== run 1 ==
// testSlave
module testSlave(input clk, input reset,
    input  S_AXI_RREADY,
    output S_AXI_RVALID,
    output[5:0] S_AXI_RID,
    output[31:0] S_AXI_RDATA,
    output[1:0] S_AXI_RRESP,
    output S_AXI_RLAST,
    output S_AXI_ARREADY,
    input  S_AXI_ARVALID,
    input [5:0] S_AXI_ARID,
    input [5:0] S_AXI_ARADDR,
    input [7:0] S_AXI_ARLEN,
    input [2:0] S_AXI_ARSIZE,
    input [1:0] S_AXI_ARBURST,
    output S_AXI_WREADY,
    input  S_AXI_WVALID,
    input [31:0] S_AXI_WDATA,
    input [3:0] S_AXI_WSTRB,
    input  S_AXI_WLAST,
    output S_AXI_AWREADY,
    input  S_AXI_AWVALID,
    input [5:0] S_AXI_AWID,
    input [5:0] S_AXI_AWADDR,
    input [7:0] S_AXI_AWLEN,
    input [2:0] S_AXI_AWSIZE,
    input [1:0] S_AXI_AWBURST,
    input  S_AXI_BREADY,
    output S_AXI_BVALID,
    output[5:0] S_AXI_BID,
    output[1:0] S_AXI_BRESP
);
  reg [1:0] axi_bresp;
  wire[1:0] T0;
  wire[1:0] T1;
  wire T2;
  wire T3;
  wire T4;
  wire T5;
  wire T6;
  reg  axi_bvalid;
  wire T7;
  wire T8;
  wire T9;
  wire T10;
  wire T11;
  wire T12;
  wire T13;
  wire T14;
  wire T15;
  reg  axi_wready;
  wire T16;
  wire T17;
  wire T18;
  wire T19;
  wire T20;
  wire T21;
  wire T22;
  wire T23;
  wire T24;
  wire T25;
  wire T26;
  wire T27;
  wire T28;
  reg  axi_awv_awr_flag;
  wire T29;
  wire T30;
  wire T31;
  wire T32;
  wire T33;
  wire T34;
  wire T35;
  reg  axi_arv_arr_flag;
  wire T36;
  wire T37;
  wire T38;
  wire T39;
  wire T40;
  wire T41;
  wire T42;
  wire T43;
  wire T44;
  wire T45;
  wire T46;
  reg  axi_arready;
  wire T47;
  wire T48;
  wire T49;
  wire T50;
  wire T51;
  wire T52;
  wire T53;
  wire T54;
  reg [7:0] axi_arlen;
  wire[7:0] T55;
  wire[7:0] T56;
  wire T57;
  wire T58;
  wire T59;
  wire T60;
  wire T61;
  ...
clock: 2.32 ns
lec_check: 0
cap_margin: 15
cell_pad_in_sites_detail_placement: 0
core_aspect_ratio: 1.31
core_margin: 2
core_utilization: 72
cts_cluster_diameter: 64
cts_cluster_size: 27
max_routing_layer: met4
place_density: 0.66
slew_margin: 35
tns_end_percent: 100
run.sh (not shown) runs the stock make flow with config.mk's settings and CLKGATE_MAP_FILE=.
[run 1] flow finished | final checks: failed | reasons: setup timing
The following lists how run 2 was set up differently from run 1:
Settings: clearing PLACE_DENSITY, which used to be 0.66; swapping 27 for 29 in CTS_CLUSTER_SIZE; swapping 1.31 for 0.52 in CORE_ASPECT_RATIO; swapping 100 for 40 in TNS_END_PERCENT; putting PLACE_DENSITY_LB_ADDON at 0.01 where nothing was set; putting SETUP_SLACK_MARGIN at 0.55 where nothing was set; swapping 2.32 for 1.9 in the clock period (ns, I/O delays scaled along).
## What came out
- Of run 1 and run 2, only run 2 never reached the final stage.
- Although it ran to completion, run 1 produced a layout that fails the final checks because of setup timing.
- Between run 1 and run 2, number of clock buffers inserted by TritonCTS is lower for run 2, run 1 comes in above that.
- Comparing run 1 and run 2, the lower vertical die size was measured on run 2.
- In the metrics for run 1 and run 2, the one carrying the lower initial standard-cell utilization of the core is run 1.
- On die area, run 1 and run 2 are neck and neck.
- Placed cell count: run 2 vs run 1 up 3.7%
The inputs of run 3 differ from those of run 2 as listed below.
Settings: CTS_CLUSTER_DIAMETER removed (was 64); PLACE_DENSITY_LB_ADDON removed (was 0.01); SETUP_SLACK_MARGIN removed (was 0.55); SLEW_MARGIN changed from 35 to 20; MAX_ROUTING_LAYER removed (was met4); CAP_MARGIN changed from 15 to 20; CORE_ASPECT_RATIO removed (was 0.52); CTS_CLUSTER_SIZE changed from 29 to 41; PLACE_DENSITY newly set to 0.65; CELL_PAD_IN_SITES_DETAIL_PLACEMENT removed (was 0); TNS_END_PERCENT removed (was 40); the clock period (ns, I/O delays scaled along) changed from 1.9 to 1.67.
### Flow results
Comparing run 3 with run 2, the die size came out essentially unchanged. Synthesized cell count: run 3 vs run 2 identical. Run 3 ran in full, but the layout does not pass; the checks complain about setup timing. On number of setup buffers added after CTS: between run 2 and run 3, it ends up higher for run 2. [compare] base=run 2 new=run 3: floorplan-stage core utilization now smaller; placeable core region grew by about 1%; placed wire-length estimate after detailed placement saw a decrease; synthesized area held steady.

testSlave again, from the RTL that the note above started with.
==> flow/design.v (excerpt) <==
module testSlave(input clk, input reset,
    input  S_AXI_RREADY,
    output S_AXI_RVALID,
    output[5:0] S_AXI_RID,
    output[31:0] S_AXI_RDATA,
    output[1:0] S_AXI_RRESP,
    output S_AXI_RLAST,
    output S_AXI_ARREADY,
    input  S_AXI_ARVALID,
    input [5:0] S_AXI_ARID,
    input [5:0] S_AXI_ARADDR,
    input [7:0] S_AXI_ARLEN,
    input [2:0] S_AXI_ARSIZE,
    input [1:0] S_AXI_ARBURST,
    output S_AXI_WREADY,
    input  S_AXI_WVALID,
    input [31:0] S_AXI_WDATA,
    input [3:0] S_AXI_WSTRB,
    input  S_AXI_WLAST,
    output S_AXI_AWREADY,
    input  S_AXI_AWVALID,
    input [5:0] S_AXI_AWID,
    input [5:0] S_AXI_AWADDR,
    input [7:0] S_AXI_AWLEN,
    input [2:0] S_AXI_AWSIZE,
    input [1:0] S_AXI_AWBURST,
    input  S_AXI_BREADY,
    output S_AXI_BVALID,
    output[5:0] S_AXI_BID,
    output[1:0] S_AXI_BRESP
);
clock: 1.67 ns
lec_check: 0
cap_margin: 40
core_margin: 2
core_utilization: 69
cts_cluster_size: 37
setup_slack_margin: 0.4
slew_margin: 20
The baseline completed and failed the layout checks on negative setup slack.
Then changed:
CAP_MARGIN = 20   (was 40)
CORE_UTILIZATION = 70   (was 69)
CTS_CLUSTER_SIZE = not set   (was 37)
SETUP_SLACK_MARGIN = -0.16   (was 0.4)
The changed run finished but fails on negative setup slack.
Synthesized area stays the same.
Count of clock-buffer cells in the layout falls by 9.
Worst setup slack gets worse by 0.14 ns.
Register-to-register slack gets worse by 0.14 ns.
Clock skew rises by 0.013 ns.
Power rises by 1.2%.
Final area rises by 1.9%.
Critical path depth falls by 3.
Cell count falls by 0.50%.
Then changed:
CAP_MARGIN = 15   (was 20)
CELL_PAD_IN_SITES_DETAIL_PLACEMENT = 0   (was not set)
CORE_ASPECT_RATIO = 1.31   (was not set)
CORE_UTILIZATION = 72   (was 70)
CTS_CLUSTER_DIAMETER = 64   (was not set)
CTS_CLUSTER_SIZE = 27   (was not set)
MAX_ROUTING_LAYER = met4   (was not set)
PLACE_DENSITY = 0.66   (was not set)
SETUP_SLACK_MARGIN = not set   (was -0.16)
SLEW_MARGIN = 35   (was 20)
TNS_END_PERCENT = 40   (was not set)
The changed run finished but failed the layout checks on negative setup slack. Register-to-register slack improved by 0.15 ns. Design area came out lower by about 4.6%. Utilization came out lower by 1.6 points. Routed wire length came out lower by 14%. Setup slack improved by 0.15 ns. Total power came out lower by 11%. Clock-buffer cell count came out lower by 31. Maximum frequency came out higher by about 6%.
Then changed:
CORE_UTILIZATION = 68   (was 72)
CTS_CLUSTER_SIZE = 18   (was 27)
PLACE_DENSITY = not set   (was 0.66)
PLACE_DENSITY_LB_ADDON = 0.01   (was not set)
SETUP_SLACK_MARGIN = 0.55   (was not set)
clock period = 1.9 ns   (was 1.67 ns; I/O delays follow)
The changed run finished with negative setup slack left; first-iteration DRC count went up by about 30%; cell count increases by about 3.6%; via count rose by about 6%; global-route usage increases by 0.65 points; design area goes up by about 4.5%; area after synthesis is unchanged; total power falls by 8.6%.
Then changed:
CORE_UTILIZATION = 72   (was 68)
CTS_CLUSTER_SIZE = 15   (was 18)
PLACE_DENSITY = 0.44   (was not set)
PLACE_DENSITY_LB_ADDON = not set   (was 0.01)
SETUP_SLACK_MARGIN = 0.7   (was 0.55)
TNS_END_PERCENT = 5   (was 40)
clock period = 2.4 ns   (was 1.9 ns; I/O delays follow)
With this change the flow finished with timing, DRC and antenna clean.
Total power falls by 22%.
Wire length came out lower by 15%.
Final area came out lower by 5.8%.
Sequential share of layout area came out higher by 3.3 points.
Worst setup slack gets better by 0.62 ns.
Synthesized cell count does not change.
Then changed:
CAP_MARGIN = 20   (was 15)
CELL_PAD_IN_SITES_DETAIL_PLACEMENT = not set   (was 0)
CORE_ASPECT_RATIO = not set   (was 1.31)
CORE_UTILIZATION = 58   (was 72)
CTS_CLUSTER_DIAMETER = not set   (was 64)
CTS_CLUSTER_SIZE = not set   (was 15)
MAX_ROUTING_LAYER = not set   (was met4)
PLACE_DENSITY = not set   (was 0.44)
SETUP_SLACK_MARGIN = not set   (was 0.7)
SLEW_MARGIN = 20   (was 35)
TNS_END_PERCENT = not set   (was 5)
clock period = 1.98 ns   (was 2.4 ns; I/O delays follow)
Effect:
- The changed run reached the layout checks and failed them: negative setup slack
- combinational power climbs by 30%
- power climbs by 33%
- final cell count climbs by 10%
- worst setup slack gets worse by 0.44 ns
- synthesized area stays the same
- maximum frequency drops by about 0.9%
- via count climbs by 0.77%
No activity file was given, so power comes from the tool's default toggle rates.
